## exp/cedar
## JAM
module JAM (
input CLK,
input RST,
output reg [2:0] W,
output reg [2:0] J,
input [6:0] Cost,
output [3:0] MatchCount,
output [9:0] MinCost,
output Valid );
clock: 3.82 ns
lec_check: 0
abc_area: 1
cap_margin: 20
core_margin: 2
core_utilization: 67
cts_cluster_diameter: 354
cts_cluster_size: 99
place_density: 0.37
slew_margin: 20
run.sh (not shown) runs the stock make flow with config.mk's settings and CLKGATE_MAP_FILE=.
Status: exp/cedar FAILED at global routing (tool error)
Input changes introduced in exp/yarrow (baseline for comparison: exp/cedar):
- a deleted PLACE_DENSITY that had been 0.37
- a change of CORE_UTILIZATION from 67 to 49
- a deleted CTS_CLUSTER_SIZE that had been 99
- a deleted ABC_AREA that had been 1
- a deleted CTS_CLUSTER_DIAMETER that had been 354
==> results <==
- Changes observed in exp/yarrow relative to exp/cedar: synthesized area grew by 1400 um2; total die area grew by about 50%.
- Looking at half-perimeter wire length after detailed placement, exp/yarrow sits 5800 um higher than exp/cedar does.
- Summary — post-synthesis share of cell area spent on full adders, half adders and majority gates, exp/yarrow relative to exp/cedar: lower, by 1.2 points.
- exp/yarrow: complete, dirty (negative setup slack)
- On CTS H-tree depth, exp/yarrow tracks exp/cedar almost exactly.
- Per the comparison of exp/yarrow with exp/cedar, total core area up 50%, number of standard cells after synthesis went down, die outline height has increased.
#### Input delta (exp/amber over exp/yarrow)
- swapping 49 for 8 in CORE_UTILIZATION
- swapping 3.82 for 7.64 in the clock period (ns, I/O delays scaled along)
### Flow results
exp/amber finished every stage and its layout cleared the timing, design-rule and antenna checks.
When the final numbers for exp/yarrow and exp/amber were put side by side, the final cycle utilization of the critical path turned out to be smaller in exp/amber.
Sort exp/yarrow and exp/amber by placeable core region asc -> top: exp/yarrow
| worst hold slack | lower: exp/amber |
From exp/yarrow to exp/amber the numbers moved as follows: power now sits lower, part of the power in combinational logic now sits lower, total placed cells including tap cells now sits higher, global-route usage now sits lower, layout clock buffer count now sits higher.
Minimum setup slack after placement delta (exp/amber − exp/yarrow): favourable
Slack of the critical path is higher on exp/amber
### exp/amber -> exp/pepper
- CORE_UTILIZATION changed from 8 to 65
- the clock period (ns, I/O delays scaled along) changed from 7.64 to 3.44
==> results <==
- exp/amber: done, clean on timing, DRC and antenna
- For exp/pepper, the flow was terminated by a tool error in global routing and produced no final design.
- Synthesized cell count: exp/pepper vs exp/amber identical
- Comparing exp/pepper against exp/amber, there is no change at all in number of levels in the clock H-tree.
- Going from exp/amber to exp/pepper, number of placed instances with taps included fell by 1,814; minimum setup slack after placement now smaller; clock buffer count from CTS held steady; area of placed instances fell about 2.8%.
- From exp/amber to exp/pepper the numbers moved as follows: die area now sits lower; floorplan die height now sits lower; cell resize tally after clock tree synthesis now sits higher.

* * *

run A:
Starting RTL as in the previous note.
make LEC_CHECK=0 CAP_MARGIN=20 CELL_PAD_IN_SITES_GLOBAL_PLACEMENT=1 CORE_ASPECT_RATIO=0.96 CORE_MARGIN=5 CORE_UTILIZATION=26 CTS_CLUSTER_SIZE=60 GPL_ROUTABILITY_DRIVEN=1 HOLD_SLACK_MARGIN=-0.08 MAX_ROUTING_LAYER=met4 PLACE_DENSITY_LB_ADDON=0.29 SLEW_MARGIN=30 TNS_END_PERCENT=45 finish   # period 3.5 ns
Layout checks on run A: not met. Flow itself completed; violations: negative setup slack.
Modified inputs, run B compared to run A
Settings: removing PLACE_DENSITY_LB_ADDON (formerly 0.29); changing CORE_UTILIZATION from 26 to 52; setting PLACE_DENSITY to 0.35 for the first time; changing MAX_ROUTING_LAYER from met4 to met5; setting CTS_CLUSTER_DIAMETER to 364 for the first time; removing CORE_ASPECT_RATIO (formerly 0.96); removing HOLD_SLACK_MARGIN (formerly -0.08); changing CTS_CLUSTER_SIZE from 60 to 44.
### Flow results
- Run B completed end to end; final checks failed (negative setup slack).
- Run B vs run A — met3 routed wirelength climbed by more than a quarter
- The lower layout-stage area growth over the synthesis result of run A and run B is in run B.
- Delta(average vias per placed instance, run B - run A) > 0
diff inputs: run B => run C
Settings: MAX_ROUTING_LAYER: met5 -> unset; CORE_MARGIN: 5 -> 2; CORE_UTILIZATION: 52 -> 57; SLEW_MARGIN: 30 -> 20; TNS_END_PERCENT: 45 -> unset; CELL_PAD_IN_SITES_GLOBAL_PLACEMENT: 1 -> unset; CTS_CLUSTER_DIAMETER: 364 -> unset; GPL_ROUTABILITY_DRIVEN: 1 -> unset; PLACE_DENSITY: 0.35 -> unset; CTS_CLUSTER_SIZE: 44 -> unset; the clock period (ns, I/O delays scaled along): 3.5 -> 3.67.
==> results <==
Each of run C and run B falls short of a clean finish.
In the metrics for run C and run B, the one carrying the lower setup slack is run B.
Run C vs run B, met1 layer wirelength in the final routing went down by 1100 um.
Between run C and run B, the difference in chip area from the yosys synthesis statistics is negligible.
Taking run B as the reference, in run C total half-perimeter wirelength after legalization and detailed placement fell by 4.5%; maximum clock rate fell by 1.2%; met3 track utilization from global routing rose by 2.5 points; met2 capacity usage during global routing rose by 9.5 points.
diff inputs: run C => run D
Settings: SETUP_SLACK_MARGIN newly set to -0.6; CORE_UTILIZATION changed from 57 to 40; the clock period (ns, I/O delays scaled along) changed from 3.67 to 6.2.
Findings:
Complete run, failing final checks: run D, reason negative setup slack. [run D] floorplan die width rose 19% relative to run C. [compare] base=run C new=run D: final weighted congestion of routability-driven global placement dropped about 1.1%, number of cells on the critical path climbed about 17%, data required time at the worst endpoint climbed 2510 ps.
#### Input delta (run E over run D)
Settings: SETUP_SLACK_MARGIN removed (was -0.6); CORE_UTILIZATION changed from 40 to 23.
Run E: no failed stages, no open violations at the end
When the final numbers for run D and run E were put side by side, the y dimension of the die turned out to be smaller in run D.
Routed wire length delta for run E relative to run D: about 3.5% higher
Per the comparison of run E with run D, proportion of power drawn by combinational gates now larger; synthesis-to-finish area growth now sits higher; final-layout setup total negative slack rose by 270 ps.
Compared run D against run E; total power within noise.

* * *

JAM again, from the RTL that the note above started with.
clock: 6.2 ns
lec_check: 0
abc_area: 1
cap_margin: 20
cell_pad_in_sites_global_placement: 2
core_margin: 2
core_utilization: 40
cts_cluster_diameter: 292
gpl_routability_driven: 0
slew_margin: 20
Then changed:
CTS_CLUSTER_DIAMETER = 188   (was 292)
MAX_ROUTING_LAYER = met4   (was default)
MIN_ROUTING_LAYER = met2   (was default)
SETUP_SLACK_MARGIN = 1.47   (was default)
SLEW_MARGIN = 0   (was 20)
After rerunning:
- The new run did not get past global routing (5_1_grt) with GRT-0232
- die area stays the same
- synthesized cell count does not change
- synthesized area stays the same
Then changed:
GPL_ROUTABILITY_DRIVEN = 1   (was 0)
MIN_ROUTING_LAYER = met1   (was met2)
PLACE_DENSITY = 0.49   (was default)
What happened:
- With this change the flow passed the timing, design-rule and antenna checks
- synthesized area does not change
- synthesized cell count stays the same
- die size does not change
Then changed:
ABC_AREA = default   (was 1)
CELL_PAD_IN_SITES_GLOBAL_PLACEMENT = default   (was 2)
CTS_CLUSTER_DIAMETER = default   (was 188)
GPL_ROUTABILITY_DRIVEN = default   (was 1)
MAX_ROUTING_LAYER = default   (was met4)
MIN_ROUTING_LAYER = default   (was met1)
PLACE_DENSITY = default   (was 0.49)
SETUP_SLACK_MARGIN = default   (was 1.47)
SLEW_MARGIN = 20   (was 0)
The new run completed without violations.
Setup slack degrades by 1200 ps.
Sequential power stays flat.
Final cell count falls by 5.1%.
Power falls by 0.43%.

* * *

Starting RTL as in the previous note.
==> flow/design.v (excerpt) <==
module JAM (
input CLK,
input RST,
output reg [2:0] W,
output reg [2:0] J,
input [6:0] Cost,
output [3:0] MatchCount,
output [9:0] MinCost,
output Valid );
==> flow/config.mk <==
export PLATFORM = sky130hd
export DESIGN_NAME = JAM
export DESIGN_NICKNAME = JAM
export VERILOG_FILES = /design/flow/design.v
export SDC_FILE = /design/flow/constraint.sdc
export NUM_CORES = 4
export LEC_CHECK = 0
export CAP_MARGIN = 20
export CORE_ASPECT_RATIO = 0.73
export CORE_MARGIN = 2
export CORE_UTILIZATION = 40
export CTS_CLUSTER_DIAMETER = 25
export HOLD_SLACK_MARGIN = 0.25
export SLEW_MARGIN = 15
==> flow/constraint.sdc <==
create_clock -name core_clock -period 7.64 [get_ports {CLK}]
set_input_delay 1.5280 -clock core_clock [delete_from_list [all_inputs] [get_ports {CLK}]]
set_output_delay 1.5280 -clock core_clock [all_outputs]
set_load 0.01 [all_outputs]
The baseline passed the timing, design-rule and antenna checks.
Then changed:
CORE_ASPECT_RATIO = unset   (was 0.73)
CORE_UTILIZATION = 72   (was 40)
CTS_CLUSTER_DIAMETER = unset   (was 25)
HOLD_SLACK_MARGIN = unset   (was 0.25)
SLEW_MARGIN = 20   (was 15)
clock period = 9.22 ns   (was 7.64 ns; I/O delays follow)
After rerunning:
- The changed run finished with timing, DRC and antenna clean
- final area falls by a few percent
- combinational power shrinks by about a fifth
- sequential cell count stays the same
Then changed:
ABC_AREA = 1   (was unset)
CORE_UTILIZATION = 63   (was 72)
CTS_CLUSTER_SIZE = 100   (was unset)
clock period = 3.67 ns   (was 9.22 ns; I/O delays follow)
This time the run reached the layout checks and failed them: setup timing.
Cell area came out higher by 8.6%.
Maximum frequency came out higher by 77%.
Sequential cell count is unchanged.
Sequential power came out higher by 150%.
Global-route usage came out lower by 6.9 points.
Routed wire length came out lower by 2.9%.
Power came out higher to 2.5 times its value.
Clock power came out higher by 140%.

* * *

The RTL this note starts from:
==> flow/design.v <==
module JAM (
input CLK,
input RST,
output reg [2:0] W,
output reg [2:0] J,
input [6:0] Cost,
output [3:0] MatchCount,
output [9:0] MinCost,
output Valid );
parameter INIT  = 4'b0000;
parameter COMP  = 4'b0001;
parameter CHAN  = 4'b0010;
parameter FIND  = 4'b0011;
parameter EXCH  = 4'b0100;
parameter REV   = 4'b0101;
parameter GIVE  = 4'b0110;
parameter COUNT = 4'b0111;
parameter VALID = 4'b1000;
reg [3:0] curr_state;
reg [3:0] next_state;
parameter [0:3*128-1] mapTbl = {3'd7, 3'd6, 3'd5, 3'd6, 3'd4, 3'd6, 3'd5, 3'd6, 3'd3, 3'd6, 3'd5, 3'd6, 3'd4, 3'd6, 3'd5, 3'd6,
                            	3'd2, 3'd6, 3'd5, 3'd6, 3'd4, 3'd6, 3'd5, 3'd6, 3'd3, 3'd6, 3'd5, 3'd6, 3'd4, 3'd6, 3'd5, 3'd6,
                            	3'd1, 3'd6, 3'd5, 3'd6, 3'd4, 3'd6, 3'd5, 3'd6, 3'd3, 3'd6, 3'd5, 3'd6, 3'd4, 3'd6, 3'd5, 3'd6,
                	            3'd2, 3'd6, 3'd5, 3'd6, 3'd4, 3'd6, 3'd5, 3'd6, 3'd3, 3'd6, 3'd5, 3'd6, 3'd4, 3'd6, 3'd5, 3'd6,
                		  	    3'd0, 3'd6, 3'd5, 3'd6, 3'd4, 3'd6, 3'd5, 3'd6, 3'd3, 3'd6, 3'd5, 3'd6, 3'd4, 3'd6, 3'd5, 3'd6,
                			    3'd2, 3'd6, 3'd5, 3'd6, 3'd4, 3'd6, 3'd5, 3'd6, 3'd3, 3'd6, 3'd5, 3'd6, 3'd4, 3'd6, 3'd5, 3'd6,
                			    3'd1, 3'd6, 3'd5, 3'd6, 3'd4, 3'd6, 3'd5, 3'd6, 3'd3, 3'd6, 3'd5, 3'd6, 3'd4, 3'd6, 3'd5, 3'd6,
                				3'd2, 3'd6, 3'd5, 3'd6, 3'd4, 3'd6, 3'd5, 3'd6, 3'd3, 3'd6, 3'd5, 3'd6, 3'd4, 3'd6, 3'd5, 3'd6};
reg [0:6] compare;
reg [3:0] permutation [0:7];
reg [3:0] permutation_rot [0:7];
reg [3:0] permutation_ex [0:7];
reg [1:0] FIND_count;
wire [2:0] rot;
wire done;
reg [3:0] matchcount;
reg [9:0] mincost;
always@(posedge CLK) begin
	if(RST) curr_state <= INIT;
	else    curr_state <= next_state; 
end 
always@(*)begin
	case (curr_state)
	INIT  : next_state = COMP;
	COMP  : next_state = CHAN;  
	CHAN  : next_state = FIND;  
	FIND  : if(FIND_count==2) next_state = EXCH;  
	        else next_state = FIND;
	EXCH  : next_state = REV;  
	REV   : next_state = GIVE;  
	GIVE  : next_state = COUNT;
	COUNT : if(done) next_state = VALID;
			else next_state = COMP;
	VALID : next_state =  INIT;
	default : next_state = INIT;
	endcase
end
reg [3:0] count;
reg [9:0] cost;
reg start;
always@(posedge CLK) begin
	if(RST) start <= 0;
	else if(~RST) start <= 1;
	else start <= start;
end 
always@(posedge CLK) begin
	if(RST) begin
		W <= 0;
		J <= 0;
		count <= 1;
	end
	else begin
		W <= count >= 8 ? 0 : count;
		J <= permutation[count >= 8 ? 0 : count];
		if(count == 10) begin
			count <= 2;
			W <= 1;
			J <= permutation[1];
		end
		else begin
			count <= count + 1;
		end
	end
end
always@(posedge CLK) begin
	if(curr_state==INIT) begin
		mincost <= 10'd1023;
		matchcount <= 0;
		cost <= 0;
	end
	else if(start)begin
		cost <= cost + Cost;
		if(count == 10) begin
			if(cost < mincost)begin
				mincost <= cost;
				matchcount <= 1;
			end
			else if(cost == mincost)begin
				matchcount <= matchcount + 1;
			end
			cost <= 0;
		end
	end
end
assign MatchCount = matchcount;
assign MinCost = mincost;
always@(posedge CLK)begin
	if(curr_state == COMP) begin
		compare[6] <= permutation[6] < permutation[7];
		compare[5] <= permutation[5] < permutation[6];
		compare[4] <= permutation[4] < permutation[5];
		compare[3] <= permutation[3] < permutation[4];
		compare[2] <= permutation[2] < permutation[3];
		compare[1] <= permutation[1] < permutation[2];
		compare[0] <= permutation[0] < permutation[1];
	end
end
assign rot = mapTbl[compare*3+:3];
always @(posedge CLK) begin
	if(curr_state == CHAN) begin
  		permutation_rot[0] <= 0<=rot || (0>rot && permutation[0]<permutation[rot]) ? 8 : permutation[0];
  		permutation_rot[1] <= 1<=rot || (1>rot && permutation[1]<permutation[rot]) ? 8 : permutation[1];
  		permutation_rot[2] <= 2<=rot || (2>rot && permutation[2]<permutation[rot]) ? 8 : permutation[2];
  		permutation_rot[3] <= 3<=rot || (3>rot && permutation[3]<permutation[rot]) ? 8 : permutation[3];
  		permutation_rot[4] <= 4<=rot || (4>rot && permutation[4]<permutation[rot]) ? 8 : permutation[4];
  		permutation_rot[5] <= 5<=rot || (5>rot && permutation[5]<permutation[rot]) ? 8 : permutation[5];
  		permutation_rot[6] <= 6<=rot || (6>rot && permutation[6]<permutation[rot]) ? 8 : permutation[6];
  		permutation_rot[7] <= 7<=rot || (7>rot && permutation[7]<permutation[rot]) ? 8 : permutation[7];
  	end
end
reg [2:0] minIdx1;
reg [2:0] minIdx2;
reg [2:0] minIdx3;
reg [2:0] minIdx4;
reg [2:0] minIdx11;
reg [2:0] minIdx22;
reg [2:0] minIdx;
always@(posedge CLK)begin
	if(curr_state==INIT) begin
		FIND_count <= 0;
	end
	if(curr_state==FIND && FIND_count==0)begin
		minIdx4 <= permutation_rot[7] > permutation_rot[6] ? 6 : 7;
		minIdx3 <= permutation_rot[5] > permutation_rot[4] ? 4 : 5;
		minIdx2 <= permutation_rot[3] > permutation_rot[2] ? 2 : 3;
		minIdx1 <= permutation_rot[1] > permutation_rot[0] ? 0 : 1;
		FIND_count <= 1;
	end
	else if(curr_state==FIND && FIND_count==1)begin
		minIdx22 <= permutation_rot[minIdx4] > permutation_rot[minIdx3] ? minIdx3 : minIdx4;
		minIdx11 <= permutation_rot[minIdx2] > permutation_rot[minIdx1] ? minIdx1 : minIdx2;
		FIND_count <= 2;
	end
	else if(curr_state==FIND && FIND_count==2)begin
		minIdx <= permutation_rot[minIdx22] > permutation_rot[minIdx11] ? minIdx11 : minIdx22;
		FIND_count <= 0;
	end
	else begin
		FIND_count <= 0;
	end
end
always@(posedge CLK) begin
	if(curr_state==COMP) begin
		permutation_ex[0] <= permutation[0];
		permutation_ex[1] <= permutation[1];
		permutation_ex[2] <= permutation[2];
		permutation_ex[3] <= permutation[3];
		permutation_ex[4] <= permutation[4];
		permutation_ex[5] <= permutation[5];
		permutation_ex[6] <= permutation[6];
		permutation_ex[7] <= permutation[7];
	end
	else if(curr_state==EXCH) begin
		permutation_ex[rot] <= permutation[minIdx];
		permutation_ex[minIdx] <= permutation[rot];
	end
	else if(curr_state == REV)begin
		if(0>rot)
			permutation_ex[0] <= permutation_ex[7-(0-rot-1)];
		if(1>rot)
			permutation_ex[1] <= permutation_ex[7-(1-rot-1)];
		if(2>rot)
			permutation_ex[2] <= permutation_ex[7-(2-rot-1)];
		if(3>rot)
			permutation_ex[3] <= permutation_ex[7-(3-rot-1)];
		if(4>rot)
			permutation_ex[4] <= permutation_ex[7-(4-rot-1)];
		if(5>rot)
			permutation_ex[5] <= permutation_ex[7-(5-rot-1)];
		if(6>rot)
			permutation_ex[6] <= permutation_ex[7-(6-rot-1)];
		if(7>rot)
			permutation_ex[7] <= permutation_ex[7-(7-rot-1)];
	end
end
always@(posedge CLK)begin
	if(curr_state == INIT) begin
		permutation[0] <= 0;
		permutation[1] <= 1;
		permutation[2] <= 2;
		permutation[3] <= 3;
		permutation[4] <= 4;
		permutation[5] <= 5;
		permutation[6] <= 6;
		permutation[7] <= 7;
	end
	else if(curr_state == GIVE) begin
		permutation[0] <= permutation_ex[0];
		permutation[1] <= permutation_ex[1];
		permutation[2] <= permutation_ex[2];
		permutation[3] <= permutation_ex[3];
		permutation[4] <= permutation_ex[4];
		permutation[5] <= permutation_ex[5];
		permutation[6] <= permutation_ex[6];
		permutation[7] <= permutation_ex[7];
	end
end
assign done = compare==0;
assign Valid = (curr_state == VALID);
endmodule
export LEC_CHECK = 0
export ABC_AREA = 1
export CAP_MARGIN = 20
export CELL_PAD_IN_SITES_GLOBAL_PLACEMENT = 0
export CORE_MARGIN = 2
export CORE_UTILIZATION = 72
export CTS_CLUSTER_DIAMETER = 103
export CTS_CLUSTER_SIZE = 44
export GPL_ROUTABILITY_DRIVEN = 1
export MAX_ROUTING_LAYER = met5
export PLACE_DENSITY = 0.84
export SLEW_MARGIN = 30
export TNS_END_PERCENT = 45
create_clock -name core_clock -period 4.3 [get_ports {CLK}]
The starting point did not get past 5_1_grt.
Next try:
- ABC_AREA: 1 -> unset
- CELL_PAD_IN_SITES_GLOBAL_PLACEMENT: 0 -> 1
- CORE_MARGIN: 2 -> 5
- CORE_UTILIZATION: 72 -> 26
- CTS_CLUSTER_DIAMETER: 103 -> unset
- PLACE_DENSITY: 0.84 -> unset
- PLACE_DENSITY_LB_ADDON: unset -> 0.29
- clock period: 4.3 -> 3.5 ns (I/O delays scaled with it)
Result: This time the run produced a layout that fails on setup timing. Die area rose to 3.1 times its value. Synthesized cell count goes down by 10%. Synthesized area went up by 11%.
Next try:
- CELL_PAD_IN_SITES_GLOBAL_PLACEMENT: 1 -> 0
- CORE_ASPECT_RATIO: unset -> 0.89
- CORE_MARGIN: 5 -> 2
- CORE_UTILIZATION: 26 -> 72
- PLACE_DENSITY: unset -> 0.65
- PLACE_DENSITY_LB_ADDON: 0.29 -> unset
- TNS_END_PERCENT: 45 -> 100
- clock period: 3.5 -> 2.09 ns (I/O delays scaled with it)
After rerunning: This time the run died in 4_1_cts with DPL-0038. Area after synthesis stays the same. Die size falls by 65%. Synthesized cell count is unchanged.
Next try:
- ABC_AREA: unset -> 1
- CORE_ASPECT_RATIO: 0.89 -> unset
- PLACE_DENSITY: 0.65 -> 0.82
- TNS_END_PERCENT: 100 -> 45
- clock period: 2.09 -> 4.9 ns (I/O delays scaled with it)
Result:
- The changed run completed, yet does not pass: setup timing
- synthesized area came out lower by about 10%
- die area falls by about 9%
- synthesized cell count rises by 11%
Next try:
- ABC_AREA: 1 -> unset
- CORE_ASPECT_RATIO: unset -> 0.89
- CTS_CLUSTER_DIAMETER: unset -> 346
- CTS_CLUSTER_SIZE: 44 -> 13
- PLACE_DENSITY: 0.82 -> 0.35
- TNS_END_PERCENT: 45 -> 100
- clock period: 4.9 -> 2.09 ns (I/O delays scaled with it)
The changed run ended with an error in 4_1_cts with DPL-0038.
Die area grows by 10%.
Synthesized area grows by 11%.
Synthesized cell count shrinks by about 10%.
Next try:
- CELL_PAD_IN_SITES_GLOBAL_PLACEMENT: 0 -> unset
- CORE_ASPECT_RATIO: 0.89 -> unset
- CTS_CLUSTER_DIAMETER: 346 -> unset
- CTS_CLUSTER_SIZE: 13 -> unset
- GPL_ROUTABILITY_DRIVEN: 1 -> unset
- MAX_ROUTING_LAYER: met5 -> unset
- PLACE_DENSITY: 0.35 -> 0.64
- SLEW_MARGIN: 30 -> 20
- TNS_END_PERCENT: 100 -> unset
- clock period: 2.09 -> 4.97 ns (I/O delays scaled with it)
After rerunning:
- Now the flow died in 5_1_grt (GRT-0116)
- die size stays flat
- synthesized cell count stays the same
- area after synthesis does not change
No activity file was given, so power comes from the tool's default toggle rates.
